==> run a: inputs <==
## seq_mult
module seq_mult(d, done, clk, a, b, go, reset);
  parameter n=32, log2n=5;
  output [2*n-1:0] d;
  output reg done;
	input clk;
	input [n-1:0] a, b;
	input go, reset;
	reg c;
	reg [n-1:0] p, q, m;
	reg [log2n:0]count;
	reg [n:0] sum;
	reg [log2n:0] count_n;
	always @(posedge clk, posedge reset)
		if(reset == 1) begin
			done <= 0;
		end
    else if(reset == 0) begin
			if(go) begin
				c <= 0;
        p <= 0;
				q <= a;
				m <= b;
				done <= 0;
				count <= n;
      end
			else if (!done) begin
				if (q[0] == 0) begin
					sum = 0 + p; 
				end
				else begin
					sum = m + p; 
				end
				{c,p,q} <= {sum,q} >> 1;
				count_n = count - 1;
				count <= count_n;
				if (count_n == 0) begin
					done <= 1;
				end
			end
		end
	assign d = {p,q};
endmodule
clock: 3.35 ns
lec_check: 0
abc_area: 1
cap_margin: 10
cell_pad_in_sites_detail_placement: 2
cell_pad_in_sites_global_placement: 3
core_margin: 2
core_utilization: 20
cts_cluster_diameter: 27
gpl_timing_driven: 1
max_routing_layer: met5
min_routing_layer: met1
place_density_lb_addon: 0.19
setup_slack_margin: 0.63
slew_margin: 0
tns_end_percent: 65
run.sh (not shown) runs the stock make flow with config.mk's settings and CLKGATE_MAP_FILE=.
==> run b (differences from run a) <==
Settings changed: CAP_MARGIN 10 to 20, CELL_PAD_IN_SITES_DETAIL_PLACEMENT 2 to unset, CORE_UTILIZATION 20 to 68, CTS_CLUSTER_DIAMETER 27 to 262, CTS_CLUSTER_SIZE set to 89, GPL_ROUTABILITY_DRIVEN set to 0, GPL_TIMING_DRIVEN 1 to unset, MAX_ROUTING_LAYER met5 to unset, MIN_ROUTING_LAYER met1 to unset, PLACE_DENSITY_LB_ADDON 0.19 to 0.15, SETUP_SLACK_MARGIN 0.63 to 0.1, SLEW_MARGIN 0 to 20, TNS_END_PERCENT 65 to unset.
==> flow/constraint.sdc (replaced) <==
create_clock -name core_clock -period 3.3 [get_ports {clk}]
set_input_delay 0.6600 -clock core_clock [delete_from_list [all_inputs] [get_ports {clk}]]
set_output_delay 0.6600 -clock core_clock [all_outputs]
set_load 0.01 [all_outputs]
==> run c (differences from run a) <==
Settings changed: ABC_AREA 1 to unset, CAP_MARGIN 10 to 20, CELL_PAD_IN_SITES_DETAIL_PLACEMENT 2 to unset, CELL_PAD_IN_SITES_GLOBAL_PLACEMENT 3 to unset, CORE_UTILIZATION 20 to 58, CTS_CLUSTER_DIAMETER 27 to unset, CTS_CLUSTER_SIZE set to 97, GPL_TIMING_DRIVEN 1 to unset, MAX_ROUTING_LAYER met5 to unset, MIN_ROUTING_LAYER met1 to unset, PLACE_DENSITY set to 0.6, PLACE_DENSITY_LB_ADDON 0.19 to unset, SETUP_SLACK_MARGIN 0.63 to unset, SLEW_MARGIN 0 to 20, TNS_END_PERCENT 65 to unset.
==> flow/constraint.sdc (replaced) <==
create_clock -name core_clock -period 2.62 [get_ports {clk}]
set_input_delay 0.5240 -clock core_clock [delete_from_list [all_inputs] [get_ports {clk}]]
set_output_delay 0.5240 -clock core_clock [all_outputs]
set_load 0.01 [all_outputs]
==> run d (differences from run a) <==
Settings changed: ABC_AREA 1 to unset, CAP_MARGIN 10 to 20, CELL_PAD_IN_SITES_DETAIL_PLACEMENT 2 to unset, CELL_PAD_IN_SITES_GLOBAL_PLACEMENT 3 to unset, CORE_UTILIZATION 20 to 66, CTS_CLUSTER_DIAMETER 27 to 36, GPL_TIMING_DRIVEN 1 to unset, MAX_ROUTING_LAYER met5 to unset, MIN_ROUTING_LAYER met1 to unset, PLACE_DENSITY_LB_ADDON 0.19 to unset, SETUP_SLACK_MARGIN 0.63 to -0.24, SLEW_MARGIN 0 to 20, TNS_END_PERCENT 65 to unset.
==> flow/constraint.sdc (replaced) <==
create_clock -name core_clock -period 2.41 [get_ports {clk}]
set_input_delay 0.4820 -clock core_clock [delete_from_list [all_inputs] [get_ports {clk}]]
set_output_delay 0.4820 -clock core_clock [all_outputs]
set_load 0.01 [all_outputs]
==> comparison table <==
|  | run d | run a | run b | run c |
|---|---|---|---|---|
| Global route overflow | - | 0 | - | 0 |
| Fin. max-slew vios | - | 0 | - | 0 |
| Yosys chip area | 5860 µm² | 6550 µm² | 6550 µm² | 5860 µm² |
| Overall Power | - | 0.00392 W | - | 0.00455 W |
| Worst flop-to-flop path endpoint | - | p[27] | - | p[27] |
| Post-layout minimum cycle time | - | 2550 ps | - | 2660 ps |
| Netlist area before placement | 5860 µm² | 6550 µm² | 6550 µm² | 5860 µm² |
| Count of endpoints failing hold in the final timing report | - | 0 | - | 0 |
| Result of the run | stopped before the end | timing/DRC/antenna clean | stopped before the end | complete, but fails checks |
| Last stage reached | clock tree synthesis (4_1_cts) | - | global placement without I/O (3_1_place_gp_skip_io) | - |
| Layout check failures | - | - | - | negative setup slack |
| Switching Share | - | 34.7% | - | 31.4% |
| Met2 WL post-DR | - | 10500 µm | - | 7930 µm |
| Number of buffers inserted during clock tree synthesis | - | 9 | - | 9 |
| Static leakage | - | 4.11 nW | - | 3.05 nW |
| Number of nets at floorplan | 593 | 968 | 968 | 593 |
| Worst setup path category | - | reg2reg | - | reg2reg |
| Diode insertion count for antenna repair | - | 0 | - | 0 |
Power and IR drop assume default switching activity.
